== run A ==
==> flow/design.v (excerpt) <==
module pixel_generation(
    input clk,                               
    input reset,                             
    input video_on,                          
    input [9:0] x, y,    
    input KEY_UP, KEY_DOWN, KEY_LEFT, KEY_RIGHT,
    output reg [11:0] rgb                    
    );
    reg [1:0] direction;
    reg [1:0] game_state;
    reg [1:0] lives_rem;
    reg game_result;
    reg [1:0] gs;                            
    reg gr;                                  
    parameter X_MAX = 639;                   
    parameter Y_MAX = 479;                   
    parameter SQ_RGB = 12'h00F;              
    parameter BG_RGB = 12'h000;              
    parameter SQUARE_SIZE = 32;              
    parameter SQUARE_VELOCITY_POS = 1;           
    parameter SQUARE_VELOCITY_NEG = 1;
    parameter RECT_RGB = 12'hFFF;
    parameter FLAG_RGB = 12'hF00;
    parameter FLAG_STICK_RGB = 12'hFF0;
    parameter GAME_OVER_RGB = 12'hF0F;
    parameter GAME_START_RGB = 12'h000;
    parameter START_RGB = 12'hFFF;
    parameter WON_RGB = 12'hFFF;
    parameter LOST_RGB = 12'hFFF;
    parameter LIVES_RGB = 12'hF0F;
    wire refresh_tick;
    assign refresh_tick = ((y == 481) && (x == 0)) ? 1 : 0;
    wire [9:0] sq_x_l, sq_x_r;               
    wire [9:0] sq_y_t, sq_y_b;               
    reg [9:0] sq_x_reg, sq_y_reg;            
    wire [9:0] sq_x_next, sq_y_next;         
    reg [9:0] x_delta_reg, y_delta_reg;      
    reg [9:0] x_delta_next, y_delta_next;    
    always @(posedge clk or posedge reset)
        if(reset) begin
            sq_x_reg <= 0;
            sq_y_reg <= 430;
            x_delta_reg <= SQUARE_VELOCITY_POS;
            y_delta_reg <= SQUARE_VELOCITY_POS;
            direction <= 2'b00;
            game_state <= 2'b00;
  ...
Size in the first run: about 2300 cells after synthesis, roughly 34 flip-flops, ~39 I/O pins.
clock: 3.47 ns
lec_check: 0
abc_area: 1
cap_margin: 20
core_margin: 7
core_utilization: 72
cts_cluster_diameter: 28
cts_cluster_size: 72
max_routing_layer: met4
min_routing_layer: met1
setup_slack_margin: 0.41
slew_margin: 20
tns_end_percent: 70
run.sh (not shown) runs the stock make flow with config.mk's settings and CLKGATE_MAP_FILE=.
Seen in the log of run A: DPL-0038 during 4_1_cts, after which the run never completed.
[inputs] run B vs run A
--- a/flow/config.mk
+++ b/flow/config.mk
@@ -7,11 +7,9 @@
 export LEC_CHECK = 0
-export ABC_AREA = 1
 export CAP_MARGIN = 20
 export CORE_MARGIN = 7
-export CORE_UTILIZATION = 72
-export CTS_CLUSTER_DIAMETER = 28
-export CTS_CLUSTER_SIZE = 72
+export CORE_UTILIZATION = 63
+export CTS_CLUSTER_DIAMETER = 247
 export MAX_ROUTING_LAYER = met4
 export MIN_ROUTING_LAYER = met1
-export SETUP_SLACK_MARGIN = 0.41
+export SETUP_SLACK_MARGIN = 1.52
 export SLEW_MARGIN = 20
==> flow/constraint.sdc <==
create_clock -name core_clock -period 6.62 [get_ports {clk}]
set_input_delay 1.3240 -clock core_clock [delete_from_list [all_inputs] [get_ports {clk}]]
set_output_delay 1.3240 -clock core_clock [all_outputs]
set_load 0.01 [all_outputs]
[summary]
Of run B and run A, it is run B that has the higher distinct cell type count of the synthesized netlist.
Summary of run B over run A: die span in x increased 7.1%, area figure in the yosys stat output went up by about 2%, synthesized cell count now smaller.
Compared to run A, run B has height of the die about 7% higher.
Run B: done, clean on timing, DRC and antenna
Input changes introduced in run C (baseline for comparison: run B):
--- a/flow/config.mk
+++ b/flow/config.mk
@@ -8,5 +8,8 @@
 export CAP_MARGIN = 20
+export CELL_PAD_IN_SITES_GLOBAL_PLACEMENT = 1
+export CORE_ASPECT_RATIO = 1.91
 export CORE_MARGIN = 7
-export CORE_UTILIZATION = 63
+export CORE_UTILIZATION = 20
 export CTS_CLUSTER_DIAMETER = 247
+export GPL_TIMING_DRIVEN = 0
 export MAX_ROUTING_LAYER = met4
@@ -15,2 +18,2 @@
 export SLEW_MARGIN = 20
-export TNS_END_PERCENT = 70
+export TNS_END_PERCENT = 20
Results
The wire length in run C sits 58% above the value recorded for run B. Run B -> run C: number of signal-net inverters in the final layout delta 0, exact match. Re final cell count: run C and run B aren't equal, and the lower value belongs to run B. [compare] base=run B new=run C: total vias in the final route climbed about 1.5%; non-clock buffer count climbed 135; HPWL after detailed placement climbed about 70%; die width climbed 26%. Number of tap cells inserted (run C / run B): 3.2. Run B has a lower area added between synthesis and finish than run C. Compared with run B, run C shows a lower global routing met3 resource utilization.
Here is what was changed in the inputs of run D compared with run C.
==> flow/config.mk <==
export PLATFORM = sky130hd
export DESIGN_NAME = pixel_generation
export DESIGN_NICKNAME = pixel_generation
export VERILOG_FILES = /design/flow/design.v
export SDC_FILE = /design/flow/constraint.sdc
export NUM_CORES = 4
export LEC_CHECK = 0
export CAP_MARGIN = 20
export CORE_MARGIN = 2
export CORE_UTILIZATION = 67
export CTS_CLUSTER_DIAMETER = 247
export CTS_CLUSTER_SIZE = 86
export MAX_ROUTING_LAYER = met4
export MIN_ROUTING_LAYER = met1
export SETUP_SLACK_MARGIN = -0.04
export SLEW_MARGIN = 20
export TNS_END_PERCENT = 70
==> flow/constraint.sdc <==
create_clock -name core_clock -period 4.84 [get_ports {clk}]
set_input_delay 0.9680 -clock core_clock [delete_from_list [all_inputs] [get_ports {clk}]]
set_output_delay 0.9680 -clock core_clock [all_outputs]
set_load 0.01 [all_outputs]
[summary]
Sequential cell count across run D and run C: no real change.
Of run D and run C, run D shows the lower cell area, with run C above it.
Run D against run C: worst hold margin went up 0.0058 ns, final core area utilization went up 59 points, final non-filler cell total went down 466.
Across run C and run D, a clean result was obtained everywhere but in run D.
Re critical path depth: run D and run C aren't equal, and the lower value belongs to run C.
Delta (run D minus run C): largest net degree at the start of global routing now larger, final antenna diode count now larger, area of the die now smaller.
Modified inputs, run E compared to run D
--- a/flow/config.mk
+++ b/flow/config.mk
@@ -9,9 +9,3 @@
 export CORE_MARGIN = 2
-export CORE_UTILIZATION = 67
-export CTS_CLUSTER_DIAMETER = 247
-export CTS_CLUSTER_SIZE = 86
-export MAX_ROUTING_LAYER = met4
-export MIN_ROUTING_LAYER = met1
-export SETUP_SLACK_MARGIN = -0.04
+export CORE_UTILIZATION = 58
 export SLEW_MARGIN = 20
-export TNS_END_PERCENT = 70
==> flow/constraint.sdc <==
create_clock -name core_clock -period 8.23 [get_ports {clk}]
set_input_delay 1.6460 -clock core_clock [delete_from_list [all_inputs] [get_ports {clk}]]
set_output_delay 1.6460 -clock core_clock [all_outputs]
set_load 0.01 [all_outputs]
### Flow results
Run E finished every stage and its layout cleared the timing, DRC and antenna checks. Delta (run E minus run D): setup slack climbed 0.81 ns, number of filler instances in the final layout climbed 789, wire length dropped 3.2%. The post-DP HPWL was comparable across run D and run E.
What run F does differently from run E at the input level:
--- a/flow/config.mk
+++ b/flow/config.mk
@@ -9,3 +9,5 @@
 export CORE_MARGIN = 2
-export CORE_UTILIZATION = 58
+export CORE_UTILIZATION = 40
+export CTS_CLUSTER_SIZE = 44
+export HOLD_SLACK_MARGIN = -0.01
 export SLEW_MARGIN = 20
==> flow/constraint.sdc <==
create_clock -name core_clock -period 10.0 [get_ports {clk}]
set_input_delay 2.0000 -clock core_clock [delete_from_list [all_inputs] [get_ports {clk}]]
set_output_delay 2.0000 -clock core_clock [all_outputs]
set_load 0.01 [all_outputs]
--- outcome ---
Run F against run E: die span in y shows an increase of about 20%, utilization shows a reduction of 20 points, slew of the pin with the lowest slew margin shows an increase of 0.059 ns.
Non-clock buffer count (lower): run F
The global-route wire length before repair number comes out lower for run E vs run F.
Between run F and run E, the clock-buffer cell count is higher for run F.

---

Starting RTL as in the previous note.
make LEC_CHECK=0 CAP_MARGIN=20 CORE_MARGIN=2 CORE_UTILIZATION=68 CTS_CLUSTER_SIZE=21 SLEW_MARGIN=20 finish   # period 4.89 ns
The starting point finished but failed the layout checks on negative setup slack.
Change:
- CORE_UTILIZATION: 68 -> 66
- CTS_CLUSTER_SIZE: 21 -> not set
- clock period: 4.89 -> 8.18 ns (I/O delays scaled with it)
Effect:
- With this change the flow passed the timing, DRC and antenna checks
- synthesized area stays the same
- routed wire length goes down by about 11%
- clock skew goes down by 0.0061 ns
- global-route usage goes down by 4.9 points
- utilization goes down by 17 points
Change:
- CORE_UTILIZATION: 66 -> 40
- clock period: 8.18 -> 8.71 ns (I/O delays scaled with it)
Clock-buffer cell count is unchanged.
Synthesized cell count does not change.
Non-clock buffer count climbs by 10.
Setup slack gets better by 0.47 ns.
Via count is lower by 4.6%.
Cell count went up by 8.7%.
Routed wire length rose by 11%.
Sequential share of layout area fell by 0.17 points.
Core utilization decreases by 27 points.
Final area increases by 2.4%.
Hold slack gets worse by 0.028 ns.
Change:
- CORE_UTILIZATION: 40 -> 72
- CTS_CLUSTER_DIAMETER: not set -> 222
- CTS_CLUSTER_SIZE: not set -> 21
- clock period: 8.71 -> 4.84 ns (I/O delays scaled with it)
What happened:
- The new run aborted during global routing (5_1_grt) (GRT-0232)
- synthesized cell count does not change
- synthesized area is unchanged
- die area shrinks by well over a third

---

build 47:
Starting RTL as in the previous note.
make LEC_CHECK=0 ABC_AREA=1 CAP_MARGIN=15 CORE_MARGIN=7 CORE_UTILIZATION=72 CTS_CLUSTER_DIAMETER=247 CTS_CLUSTER_SIZE=72 MAX_ROUTING_LAYER=met4 MIN_ROUTING_LAYER=met1 SETUP_SLACK_MARGIN=1.16 SLEW_MARGIN=0 TNS_END_PERCENT=70 finish   # period 5.85 ns
Seen in the log of build 47: GRT-0232 during 5_1_grt, after which the run never completed.
For build 43, these inputs were changed with respect to build 47:
Settings: changing CORE_MARGIN from 7 to 2; removing ABC_AREA (formerly 1); changing SLEW_MARGIN from 0 to 20; changing CTS_CLUSTER_SIZE from 72 to 21; changing CAP_MARGIN from 15 to 20; changing SETUP_SLACK_MARGIN from 1.16 to -0.34; changing the clock period (ns, I/O delays scaled along) from 5.85 to 4.84.
[summary]
Row synthesized area: build 43 higher / build 47 lower. Mux share of post-synthesis cell area up 2.1 points in build 43 wrt build 47. When build 43 is set beside build 47, its placed wire-length estimate after detailed placement turns out to be 5.0% larger. Not one of build 47 and build 43 finished clean. As the logs show, build 43 stopped at 5_2_route after a tool error, so it never reached the end of the flow. No final results exist for build 47, since it was stopped by error GRT-0232 during 5_1_grt. The die of build 43 is smaller than the one used in build 47. Build 43 vs. build 47: area of placed instances rose 12%; cell count after placement fell 15%; die width fell about 6%; and-or/or-and share of the synthesized area rose 24 points.
Relative to build 43, the following input files were edited for build 90:
Settings: CTS_CLUSTER_DIAMETER no longer set, was 247; CORE_UTILIZATION now 57, was 72; MAX_ROUTING_LAYER no longer set, was met4; CTS_CLUSTER_SIZE no longer set, was 21; MIN_ROUTING_LAYER no longer set, was met1; SETUP_SLACK_MARGIN no longer set, was -0.34; TNS_END_PERCENT no longer set, was 70; the clock period (ns, I/O delays scaled along) now 8.35, was 4.84.
## What came out
Looking at the reports, build 90 completed the entire flow and the layout it produced met the timing, DRC and antenna checks.
Build 43 → build 90: met3 track utilization from global routing decreased 10 points; synthesized instance count essentially unchanged.
Comparing build 43 and build 90, the lower die size was measured on build 43.
Of build 90 and build 43, it is build 90 that has the lower pin count of the biggest net entering global routing.
Build 90 has count of placed standard cells including taps below what build 43 had.
Here is what was changed in the inputs of build 91 compared with build 90.
Settings: CORE_UTILIZATION now 40, was 57; SETUP_SLACK_MARGIN now 2.45, previously not set; the clock period (ns, I/O delays scaled along) now 8.71, was 8.35.
Notes after the runs:
- | share of final layout cell area taken by non-clock buffers | build 91 vs build 90 | 2.1 points higher |
- Looking at worst setup slack before clock tree synthesis across build 91 and build 90, the one that comes out lower is build 90.
- When the final numbers for build 91 and build 90 were put side by side, the number of clock buffer instances in the layout turned out to be smaller in build 90.
- Data required time of the worst path up 0.29 ns in build 91 wrt build 90
- Changes observed in build 91 relative to build 90: final layout net count increased 38; part of the cycle the worst path needs moved down; worst slack on hold paths has decreased; final non-filler cell area shows an increase of 8.5%; pin count of the biggest net entering global routing grew by 3.
- On worst-path maximum fanout, the lower figure sits with build 91, not build 90.
Relative to build 91, the following input files were edited for build 84:
Settings: a change of CORE_UTILIZATION from 40 to 60; a deleted SETUP_SLACK_MARGIN that had been 2.45; a change of the clock period (ns, I/O delays scaled along) from 8.71 to 5.0.
Results
Build 84 and build 91: one clean run, build 91; the rest did not finish clean.
Build 84 against build 91: number of logic stages on the critical path including buffering barely changed; sum of buffers and inverters on the critical path climbed 1.
Build 91 → build 84: hold slack moved up, global-route wire length before repair decreased by 1.2% relative to the old numbers.
Inputs modified between build 84 and build 75:
Settings: changing CORE_UTILIZATION from 60 to 66; setting MAX_ROUTING_LAYER to met4 for the first time; changing the clock period (ns, I/O delays scaled along) from 5.0 to 9.58.
--- outcome ---
Summary of build 75 and build 84: one run falls short of a clean finish, namely build 84.
Every stage of build 84 finished as expected; the final checks, on the other hand, flagged setup timing, which means the layout fails.
The period utilization in build 75 sits 13 points below the value recorded for build 84.
Build 75 drops fewer vias than build 84.
Area of the core region for build 75 is lower than for build 84.
Summary of build 75 over build 84: final-layout fill cell count went up 64; total non-filler cell area in the finished layout went down; area growth from synthesis to layout lower.
Of build 75 and build 84, the higher total negative setup slack belongs to build 75.
The pin count of the biggest net entering global routing in build 75 was higher than what build 84 gave.
